==> job 6368: inputs <==
==> flow/design.v <==
module fsm(
input logic CLK_50M,
output logic [15:0] audiodata,
input logic [31:0] flash_mem_readdata,
input logic flash_mem_readdatavalid,
input logic reset,
input logic direction,
output logic [6:0] state,
input logic newclock1,
output flash_mem_read,
input logic idle,
output logic [15:0] out,
output [3:0] flash_mem_byteenable
);
parameter [6:0] start = 7'b000_0000;
parameter [6:0] read = 7'b010_0000;
parameter [6:0] waitread = 7'b110_1111;
parameter [6:0] play1 = 7'b101_1111;
parameter [6:0] play2 = 7'b111_1111;
always_ff @ (posedge CLK_50M, posedge reset)
	begin
	if (reset) begin
		state<=start;
		audiodata<=16'b0;
		end
	else 
		begin
		case(state)
		start: if(idle)begin
			state<=read;
			end
			else
			state<=start;
		read:begin
			state<=waitread;
			end
		waitread:begin
			if ( flash_mem_readdatavalid==1'b1) state<= play1;
			end	
		play1:
			begin 
			if (direction)
				begin
				if(newclock1) 
					begin
					state<=start;
					audiodata<= flash_mem_readdata [31:16];
					end
				else 
				audiodata<= flash_mem_readdata [31:16];
				end
			else
				begin 
				if(newclock1) 
					begin
					audiodata<= flash_mem_readdata [15:0];
					state<=play2;
					end
				else
				audiodata<= flash_mem_readdata [15:0];
				end
			end
		play2:
			begin 
			if (direction)
				begin
				if(newclock1) 
					begin
					state<=start;
					audiodata<= flash_mem_readdata [15:0];
					end
				else 
				audiodata<= flash_mem_readdata [15:0];
				end
			else
				begin
				if(newclock1) 
					begin
					state<=start;
					audiodata<= flash_mem_readdata [31:16];
					end
				else 
				audiodata<= flash_mem_readdata [31:16];
				end
			end
		default: state<=start;
		endcase
end 
		end 
assign flash_mem_read=~state[4];
assign flash_mem_byteenable={~state[3],~state[2],~state[1],~state[0]};
assign out =flash_mem_readdata[15:0];
endmodule 
module clockdiv (input logic [31:0] d,input logic [31:0] desiredfreq,input logic clk, input logic rst, output logic reset, output logic newclock);
always_ff @ (posedge clk, posedge rst)
begin
	if (rst)
		begin
		newclock<=1'b0;
		reset<=1'b0;
		end
	else if (d==((32'd25000000/(desiredfreq))-32'd1))
		begin
		newclock<=1'b1;
		reset<=1'b0;
		end
	else if (d>=((32'd50000000/(desiredfreq))-32'b1))
		begin
		newclock<=1'b0;
		reset<=1'b1;
		end
	else
		begin
		newclock<= newclock;
		reset<=1'b0;
		end
end
endmodule
module counter(input logic clk, input logic rst, input logic reset, output logic [31:0] Q);
always_ff @ (posedge clk, posedge rst)
begin 
	if (rst)
		Q<=32'b0;
	else if (reset)
		begin
		Q<=32'b1;
		end
	else
		Q<=Q+32'b1;
end
endmodule
module flipflop #(parameter width = 23)(input logic clk, input logic rst, input logic [width-1:0] d, output logic [width-1:0] q);
always_ff @(posedge clk, posedge rst)
if (rst) q<={width{1'b0}};
else q<=d;
endmodule
module keyboardaddr (input logic [22:0]  currentaddr,
	input logic D, E, B, F, R,
	output logic [1:0] state,
	input logic clk,
	input logic rst,
	input logic en,
output logic idle,
	output logic [22:0] nextaddr
	);
	parameter idleFW = 2'b00;
	parameter idleBW = 2'b01;
	parameter FW = 2'b10;
	parameter BW = 2'b11;
assign idle=state[1];	
	always_ff @ (posedge clk, posedge rst)
	begin
				if (rst) begin
					state<=idleFW;
					nextaddr<=23'b0;
				end
				else if (en)
					case(state)
					idleFW:	 
							if(R) begin		 
								state<=idleFW;
								nextaddr<=1'b0;
								end
							else if(B) begin  
								state<=idleBW;
								nextaddr<=currentaddr;	
								end
							else if(E) begin	 
								state<=FW;
								nextaddr<=currentaddr+1'b1;
								end
							else begin		 
								state<=idleFW;
								nextaddr<=currentaddr;
								end
					idleBW:
							if(R) begin		 
								state<=idleBW;
								nextaddr<=1'b0;
								end
							else if(F) begin		 
								state<=idleFW;
								nextaddr<=currentaddr;	
								end
							else if(B) begin		 
								state<=BW;
								nextaddr<=currentaddr+1'b1;
								end
							else begin		 
								state<=idleBW;
								nextaddr<=currentaddr;
								end
					FW:			
							if(currentaddr==32'h7ffff) begin
						nextaddr<=32'b0;
							end
							else if(R) begin		 
									state<=FW;
									nextaddr<=32'b0;
								end
								else if(B) begin		 
									state<=BW;
									nextaddr<=currentaddr-1'b1;	
								end
								else if(D) begin		 
									state<=idleFW;
									nextaddr<=currentaddr;
								end
								else begin		 
									state<=FW;
									nextaddr<=currentaddr+1'b1;						
								end
					BW:
			if(currentaddr==32'b0) begin
				nextaddr<=32'h7ffff;
				end
							else if(R) begin 
								state<=BW;
								nextaddr<=32'h7ffff;
								end
							else if(F) begin		 
								state<=FW;
								nextaddr<=currentaddr+1'b1;	
								end
							else if(D) begin		 
								state<=idleBW;
								nextaddr<=currentaddr;
								end
							else begin		 
								state<=BW;
								nextaddr<=currentaddr-1'b1;
								end
						default: state<= idleFW;
				endcase
			end
endmodule
module vDFF(clk, rst, en, in, out);
	input logic clk;
	input logic rst;
	input logic en;
	input logic [22:0] in;
	output logic [22:0] out;
	always_ff @(posedge clk, posedge rst)
		if (rst) out<=23'b0;
		else if (en) out<=in;
endmodule 
module keyboardint(kbd, D,E,B,F,R);
	input logic [7:0] kbd;
	output D,E,B,F,R;
parameter character_B =8'h42;
parameter character_D =8'h44;
parameter character_E =8'h45;
parameter character_F =8'h46;
parameter character_R =8'h52;
parameter character_lowercase_b= 8'h62;
parameter character_lowercase_d= 8'h64;
parameter character_lowercase_e= 8'h65;
parameter character_lowercase_f= 8'h66;
parameter character_lowercase_r= 8'h72;
		assign D = (character_D == kbd)| (character_lowercase_d == kbd);
		assign E = (character_E == kbd)| (character_lowercase_e == kbd);
		assign B = (character_B == kbd)| (character_lowercase_b == kbd);
		assign F = (character_F == kbd)| (character_lowercase_f == kbd);
		assign R = (character_R == kbd)| (character_lowercase_r == kbd);
endmodule
module keyintegration(clk,rst,addvalue,prevaddvalue,keys);
	input logic clk;
	input logic rst;
	input logic [2:0] keys;
	output logic [31:0] addvalue;
	input logic [31:0] prevaddvalue;
	always_ff @(posedge clk, posedge rst)begin
			if(rst) begin
				addvalue<=0;
			end
			else if(keys[2]) begin
				addvalue<=0;
			end
			else if(keys[1]) begin
				addvalue<=prevaddvalue+32'd1000;
			end
			else if(keys[0]) begin
				addvalue<=prevaddvalue-32'd1000;
			end
			else begin
				addvalue<=prevaddvalue;
			end
		end
endmodule
`default_nettype none
module ipod_player(
    input  logic        clk,
    input  logic        reset,
    input  logic [7:0]  kbd_ascii,
    input  logic        speed_up,
    input  logic        speed_down,
    input  logic        speed_reset,
    input  logic        direction,
    input  logic [31:0] flash_readdata,
    input  logic        flash_readdatavalid,
    output logic        flash_read,
    output logic [3:0]  flash_byteenable,
    output logic [22:0] flash_address,
    output logic [15:0] audio_data,
    output logic        sample_clk
);
logic D,B,E,F,R;
logic [1:0] state2;
logic idle;
logic [6:0] state;
logic [15:0] out;
logic [22:0] nextaddress;
logic [22:0] currentaddress;
logic newclock1;
logic newclock1_q;
logic addr_en;
logic [31:0] d1;
logic resetcounter1;
logic [31:0] prevaddvalue;
logic [31:0] addvalue;
logic edgeclock1;
keyintegration speedcontrol(.clk(clk),.rst(reset),.addvalue(addvalue),.prevaddvalue(prevaddvalue),.keys({speed_reset,speed_up,speed_down}));
flipflop #(32) addvalueff (.clk(clk), .rst(reset), .d(addvalue), .q(prevaddvalue));
clockdiv div1 (.d(d1),.desiredfreq(32'd22000+addvalue),.clk(clk),.rst(reset),.reset(resetcounter1),.newclock(newclock1));
counter counter1 (.clk(clk), .rst(reset), .reset(resetcounter1), .Q(d1));
always_ff @(posedge clk, posedge reset)
    if (reset) newclock1_q <= 1'b0;
    else       newclock1_q <= newclock1;
assign addr_en = newclock1 & ~newclock1_q;
keyboardaddr addressset (.currentaddr(currentaddress),.clk(clk),.rst(reset),.en(addr_en),.idle(idle),.state(state2),.D(D),.E(E),.B(B),.F(F),.R(R),.nextaddr(nextaddress));
keyboardint keyboardinput (.kbd(kbd_ascii), .D(D), .E(E), .B(B), .F(F), .R(R));
vDFF addrVDFF(.clk(clk),.rst(reset),.en(addr_en),.in(nextaddress),.out(currentaddress));
doublesync newclock_doublsync(.indata(newclock1), .outdata(edgeclock1), .clk(clk), .reset(reset));
fsm flash(
.CLK_50M(clk),
.direction(direction),
.audiodata(audio_data),
.flash_mem_readdata(flash_readdata),
.flash_mem_readdatavalid(flash_readdatavalid),
.reset(reset),
.state(state),
.out(out),
.idle(idle),
.newclock1(edgeclock1),
.flash_mem_byteenable(flash_byteenable),
.flash_mem_read(flash_read)
);
assign flash_address = currentaddress[22:0];
assign sample_clk = newclock1;
endmodule
module doublesync(input logic indata, input logic clk, input logic reset, output logic outdata);
logic reg1;
always_ff @(posedge clk, posedge reset)
    if (reset) begin
        reg1 <= 1'b0;
        outdata <= 1'b0;
    end else begin
        reg1 <= indata;
        outdata <= reg1;
    end
endmodule
`default_nettype wire
==> flow/run.sh <==
#!/bin/bash
# the make line also repeats each setting of config.mk as NAME=value (left out here)
make -C /OpenROAD-flow-scripts/flow DESIGN_CONFIG=/design/flow/config.mk WORK_HOME=/design/flow/orfs CLKGATE_MAP_FILE= finish
==> flow/config.mk <==
export PLATFORM = sky130hd
export DESIGN_NAME = ipod_player
export DESIGN_NICKNAME = ipod_player
export VERILOG_FILES = /design/flow/design.v
export SDC_FILE = /design/flow/constraint.sdc
export NUM_CORES = 4
export LEC_CHECK = 0
export ABC_AREA = 1
export CAP_MARGIN = 0
export CORE_ASPECT_RATIO = 0.89
export CORE_MARGIN = 2
export CORE_UTILIZATION = 71
export CTS_CLUSTER_DIAMETER = 345
export CTS_CLUSTER_SIZE = 32
export PLACE_DENSITY = 0.67
export SETUP_SLACK_MARGIN = 5
export SLEW_MARGIN = 20
export TNS_END_PERCENT = 5
==> flow/constraint.sdc <==
create_clock -name core_clock -period 45.7 [get_ports {clk}]
set_input_delay 9.1400 -clock core_clock [delete_from_list [all_inputs] [get_ports {clk}]]
set_output_delay 9.1400 -clock core_clock [all_outputs]
set_load 0.01 [all_outputs]
==> job 8522: changes against job 6368 <==
ABC_AREA = unset   (was 1)
CAP_MARGIN = 20   (was 0)
CORE_ASPECT_RATIO = unset   (was 0.89)
CORE_UTILIZATION = 40   (was 71)
CTS_CLUSTER_DIAMETER = unset   (was 345)
CTS_CLUSTER_SIZE = unset   (was 32)
HOLD_SLACK_MARGIN = 0.21   (was unset)
PLACE_DENSITY = unset   (was 0.67)
SETUP_SLACK_MARGIN = unset   (was 5)
TNS_END_PERCENT = 15   (was 5)
==> flow/constraint.sdc (replaced) <==
create_clock -name core_clock -period 100.0 [get_ports {clk}]
set_input_delay 20.0000 -clock core_clock [delete_from_list [all_inputs] [get_ports {clk}]]
set_output_delay 20.0000 -clock core_clock [all_outputs]
set_load 0.01 [all_outputs]
==> job 3621: changes against job 6368 <==
ABC_AREA = unset   (was 1)
CAP_MARGIN = 20   (was 0)
CORE_ASPECT_RATIO = unset   (was 0.89)
CORE_UTILIZATION = 57   (was 71)
CTS_CLUSTER_DIAMETER = unset   (was 345)
CTS_CLUSTER_SIZE = unset   (was 32)
PLACE_DENSITY = unset   (was 0.67)
SETUP_SLACK_MARGIN = unset   (was 5)
TNS_END_PERCENT = unset   (was 5)
==> flow/constraint.sdc (replaced) <==
create_clock -name core_clock -period 67.2 [get_ports {clk}]
set_input_delay 13.4400 -clock core_clock [delete_from_list [all_inputs] [get_ports {clk}]]
set_output_delay 13.4400 -clock core_clock [all_outputs]
set_load 0.01 [all_outputs]
==> job 4626: changes against job 6368 <==
ABC_AREA = unset   (was 1)
CAP_MARGIN = 20   (was 0)
CORE_ASPECT_RATIO = unset   (was 0.89)
CORE_UTILIZATION = 40   (was 71)
CTS_CLUSTER_DIAMETER = unset   (was 345)
CTS_CLUSTER_SIZE = unset   (was 32)
PLACE_DENSITY = unset   (was 0.67)
TNS_END_PERCENT = unset   (was 5)
==> flow/constraint.sdc (replaced) <==
create_clock -name core_clock -period 93.1 [get_ports {clk}]
set_input_delay 18.6200 -clock core_clock [delete_from_list [all_inputs] [get_ports {clk}]]
set_output_delay 18.6200 -clock core_clock [all_outputs]
set_load 0.01 [all_outputs]
==> notes <==
Job 3621 died in global routing (5_1_grt). Job 8522 completed with no timing, DRC or antenna violations. Job 6368 died in detailed placement (3_5_place_dp) with DPL-0038. Job 4626 ran to the end with no violations. Between job 4626 and job 8522, the lower non-clock buffer count is in job 8522 (gap 1224). In job 8522 the first-iteration DRC count is larger than in job 4626, by 2.5%.
